==> exp/yarrow: inputs <==
==> flow/design.v <==
`timescale 1ns/10ps
module CannyEdge(dAddrRegRow, dAddrRegCol, bWE, bCE, InData, OutData,
	OPMode, bOPEnable, dReadReg, dWriteReg,	clk, rst_b);
	input 	[2:0]						dAddrRegRow, dAddrRegCol;  
	input									bWE, bCE;  
	input 	[8-1:0] 	InData;
	output 	[8-1:0] 	OutData;
	reg     	[8-1:0] 	OutData;
	input 	[2:0]						OPMode;   
	input 								bOPEnable;  
	input 	[3:0]						dReadReg, dWriteReg;
	input									clk, rst_b;
	reg   [8-1:0]			regX[0:24];	 
	reg 	[8-1:0]			regY[0:24];	 
	reg 	[8-1:0]			regZ[0:24];	 
	wire 	[8-1:0]			gf[0:24];	 
	wire signed [31:0]	sobelX[0:8]; 
	wire signed [31:0]	sobelY[0:8]; 
	reg 	[8-1:0]			Out_gf, Out_gradient, Out_direction, Out_bThres;
	parameter 							dThresHigh = 15;
	parameter							dThresLow = 10;
	reg 		[31:0]					tpSum, Sum;
	reg		[1:0]						IntSignal;
	reg signed	 	[31:0] 			Gx, Gy, fGx, fGy, Gxadd, Gyadd, Gxyadd, fGx_t;
	reg signed	[1:0]					dx, dy;
	integer 								i, j, k;
	assign gf[0] =1;  assign gf[1] =3;  assign gf[2]=4;   assign gf[3]=3;   assign gf[4]=1;
	assign gf[5] =3;  assign gf[6] =7;  assign gf[7]=10;  assign gf[8]=7;   assign gf[9]=3;
	assign gf[10]=4;  assign gf[11]=10; assign gf[12]=16; assign gf[13]=10; assign gf[14]=4;
	assign gf[15]=3;  assign gf[16]=7;  assign gf[17]=10; assign gf[18]=7;  assign gf[19]=3;
	assign gf[20]=1;  assign gf[21]=3;  assign gf[22]=4;  assign gf[23]=3;  assign gf[24]=1;
	assign sobelX[0]=-1;	assign sobelX[1]=0; assign sobelX[2]=1;
	assign sobelX[3]=-2;	assign sobelX[4]=0; assign sobelX[5]=2;
	assign sobelX[6]=-1;	assign sobelX[7]=0; assign sobelX[8]=1;
	assign sobelY[0]=1;	assign sobelY[1]=2; assign sobelY[2]=1;
	assign sobelY[3]=0;	assign sobelY[4]=0; assign sobelY[5]=0;
	assign sobelY[6]=-1;	assign sobelY[7]=-2; assign sobelY[8]=-1;
	always @(posedge clk or negedge rst_b)
		begin
			if(!rst_b)
				IntSignal <= 2'b00;
			else if(bCE==1'b0)
				IntSignal <= IntSignal;
			else if(bOPEnable==1'b1)
				IntSignal <= 2'b00;
			else if(OPMode == 0)
				IntSignal <= (IntSignal == 2'b00) ? 2'b01 : (IntSignal == 2'b01) ? 2'b00 : IntSignal;
			else if(OPMode == 1)
				IntSignal <= IntSignal + 2'b01;
			else if(OPMode == 2 || OPMode == 3)
				IntSignal <= (IntSignal == 2'b00) ? 2'b01 : (IntSignal == 2'b01) ? 2'b00 : IntSignal;
			else
				IntSignal <= IntSignal;
		end
	always @(posedge clk)
		begin
			if(!rst_b) 
				begin
				end
			else if(bCE==1'b0 && bWE==1'b0) 
				begin
					if(dWriteReg == 0)
						regX[dAddrRegRow*5+dAddrRegCol] <= InData;
					else if(dWriteReg == 1)
						regY[dAddrRegRow*5+dAddrRegCol] <= InData;
					else if(dWriteReg == 2)
						regZ[dAddrRegRow*5+dAddrRegCol] <= InData;
				end
			else if(bCE==1'b0 && bWE==1'b1)
				begin
					if(dReadReg == 0)
						OutData <= Out_gf;
					else if(dReadReg == 1)
						OutData <= Out_gradient;
					else if(dReadReg == 2)
						OutData <= Out_direction;
					else if(dReadReg == 3)
						OutData <= regX[dAddrRegRow*5+dAddrRegCol];
					else if(dReadReg == 4)
						OutData <= Out_bThres;
				end
			else
				begin
					if(bOPEnable==1'b0)
						begin
							if(OPMode == 0)
								begin
									if(IntSignal == 2'b00)	
										begin
											tpSum = 0;
											for(i=0; i<25; i=i+1)
												begin
													Sum = regX[i]*gf[i];
													tpSum = tpSum + Sum;
												end
										end
									else if(IntSignal == 2'b01) 
										begin
										 Out_gf <= (tpSum>>7);
										end
									else 
										begin
											Out_gf <= Out_gf;
										end
								end
							else if(OPMode == 1)
								begin
									if(IntSignal == 2'b00)	
										begin
											Gx = 0;
											Gy = 0;
											for (j=0; j<3; j=j+1)
												for (k=0; k<3; k=k+1)
													begin
														Gxadd = regX[j*5+k]*sobelX[j*3+k];
														Gx = Gx + Gxadd;
														Gyadd = regX[j*5+k]*sobelY[j*3+k];
														Gy = Gy + Gyadd;
													end 
										end
									else if(IntSignal == 2'b01) 
										begin
											if(Gx<0 && Gy<0)
												begin
													Gxyadd = (-Gx) + (-Gy);
												end
											else if(Gx>0 && Gy<0)
												begin
													Gxyadd = Gx + (-Gy);
												end
											else if(Gx<0 && Gy>0)
												begin
													Gxyadd = (-Gx) + Gy;
												end
											else 
												begin
													Gxyadd = Gx + Gy;
												end
											if(Gxyadd < 0)	Gxyadd = -Gxyadd;
											Out_gradient <= (Gxyadd>>3);
										end	
									else if(IntSignal == 2'b10) 
										begin
											if(Gy < 0)
												begin
													fGx <= -Gx;
													fGy <= -Gy;
												end
											else
												begin
													fGx <= Gx;
													fGy <= Gy;
												end
										end
									else if(IntSignal == 2'b11) 
										begin
											if(fGx >= 0)
												begin
													fGx_t = (5*fGx)>>1;
													if(fGx_t < 0) fGx_t = -fGx_t;
													if(fGy <= (fGx>>1))
														begin
															Out_direction <= 0;
														end
													else if(fGy <= fGx_t)
														begin
															Out_direction <= 45;
														end
													else
														begin
															Out_direction <= 90;
														end
												end
											else  
												begin
													fGx_t = ((-5)*fGx)>>1;
													if(fGx_t < 0) fGx_t = -fGx_t;
													if(fGy <= ((-fGx)>>1))
														begin
															Out_direction <= 0;
														end
													else if(fGy <= fGx_t)
														begin
															Out_direction <= 135;
														end
													else
														begin
															Out_direction <= 90;
														end
												end
										end
								end
							else if(OPMode == 2)
								begin
									if(IntSignal == 2'b00) 
										begin
											if(regY[6] == 0)
												begin
													dx <= 1;
													dy <= 0;
												end
											else if(regY[6] == 45)
												begin
													dx <= 1;
													dy <= -1;
												end
											else if(regY[6] == 90)
												begin
													dx <= 0;
													dy <= -1;
												end
											else 
												begin
													dx <= -1;
													dy <= -1;
												end
										end
									else if(IntSignal == 2'b01) 
										begin
											if(regX[6]>=regX[(1+dy)*5+dx+1] && regX[6]>=regX[(1-dy)*5-dx+1])
												begin
													regX[(1+dy)*5+dx+1] <= 0;
													regX[(1-dy)*5-dx+1] <= 0;
												end
											else
												begin
													regX[6] <= 0;
												end
										end
								end
							else if(OPMode == 3)
								begin
									if(IntSignal == 2'b00) 
										begin
											if(regY[6] == 0)
												begin
													dx <= 0;
													dy <= -1;
												end
											else if(regY[6] == 45)
												begin
													dx <= -1;
													dy <= -1;
												end
											else if(regY[6] == 90)
												begin
													dx <= 1;
													dy <= 0;
												end
											else 
												begin
													dx <= 1;
													dy <= -1;
												end
										end	
									else if(IntSignal == 2'b01) 
										begin
											if(regX[6] >= dThresHigh)		 
												Out_bThres <= 1;
											else if(regX[6] <= dThresLow)		 
												Out_bThres <= 0;
											else					 
												begin
													if(regX[6-5*dy-dx] >= dThresHigh || regX[6+5*dy+dx] >= dThresHigh)
														Out_bThres <= 1;
													else if(regZ[6-5*dy-dx] == 1 || regZ[6+5*dy+dx] == 1)
														Out_bThres <= 1;
													else
														Out_bThres <= 0;
												end
										end
								end
						end	
				end  
		end
endmodule
==> flow/run.sh <==
#!/bin/bash
# the make line also repeats each setting of config.mk as NAME=value (left out here)
make -C /OpenROAD-flow-scripts/flow DESIGN_CONFIG=/design/flow/config.mk WORK_HOME=/design/flow/orfs CLKGATE_MAP_FILE= finish
==> flow/config.mk <==
export PLATFORM = sky130hd
export DESIGN_NAME = CannyEdge
export DESIGN_NICKNAME = CannyEdge
export VERILOG_FILES = /design/flow/design.v
export SDC_FILE = /design/flow/constraint.sdc
export NUM_CORES = 4
export LEC_CHECK = 0
export CAP_MARGIN = 20
export CORE_MARGIN = 2
export CORE_UTILIZATION = 72
export CTS_CLUSTER_DIAMETER = 94
export PLACE_DENSITY = 0.6
export SETUP_SLACK_MARGIN = 1.36
export SLEW_MARGIN = 20
==> flow/constraint.sdc <==
create_clock -name core_clock -period 7.99 [get_ports {clk}]
set_input_delay 1.5980 -clock core_clock [delete_from_list [all_inputs] [get_ports {clk}]]
set_output_delay 1.5980 -clock core_clock [all_outputs]
set_load 0.01 [all_outputs]
==> exp/lagoon: changes against exp/yarrow <==
- CAP_MARGIN: 20 -> 5
- CTS_CLUSTER_DIAMETER: 94 -> 93
- PLACE_DENSITY: 0.6 -> 0.65
- SETUP_SLACK_MARGIN: 1.36 -> 0.82
==> flow/constraint.sdc (replaced) <==
create_clock -name core_clock -period 8.17 [get_ports {clk}]
set_input_delay 1.6340 -clock core_clock [delete_from_list [all_inputs] [get_ports {clk}]]
set_output_delay 1.6340 -clock core_clock [all_outputs]
set_load 0.01 [all_outputs]
==> exp/harbor: changes against exp/yarrow <==
- ABC_AREA: not set -> 1
- CTS_CLUSTER_DIAMETER: 94 -> 371
- CTS_CLUSTER_SIZE: not set -> 99
- PLACE_DENSITY: 0.6 -> not set
- PLACE_DENSITY_LB_ADDON: not set -> 0.12
- SETUP_SLACK_MARGIN: 1.36 -> 2.27
- TNS_END_PERCENT: not set -> 5
==> flow/constraint.sdc (replaced) <==
create_clock -name core_clock -period 7.7 [get_ports {clk}]
set_input_delay 1.5400 -clock core_clock [delete_from_list [all_inputs] [get_ports {clk}]]
set_output_delay 1.5400 -clock core_clock [all_outputs]
set_load 0.01 [all_outputs]
==> notes <==
exp/yarrow completed, yet does not pass: setup timing. exp/lagoon finished with setup timing left. exp/harbor failed in global routing, error GRT-0232.
In exp/lagoon the final area is lower than in exp/yarrow, by about 0.9%.
Of exp/lagoon and exp/yarrow, exp/lagoon has the higher routed wire length (gap 2.5%, measured against exp/yarrow).
Sequential cell count is the same in exp/lagoon and exp/yarrow.
Die area: exp/yarrow is smaller than exp/harbor (about 5%).
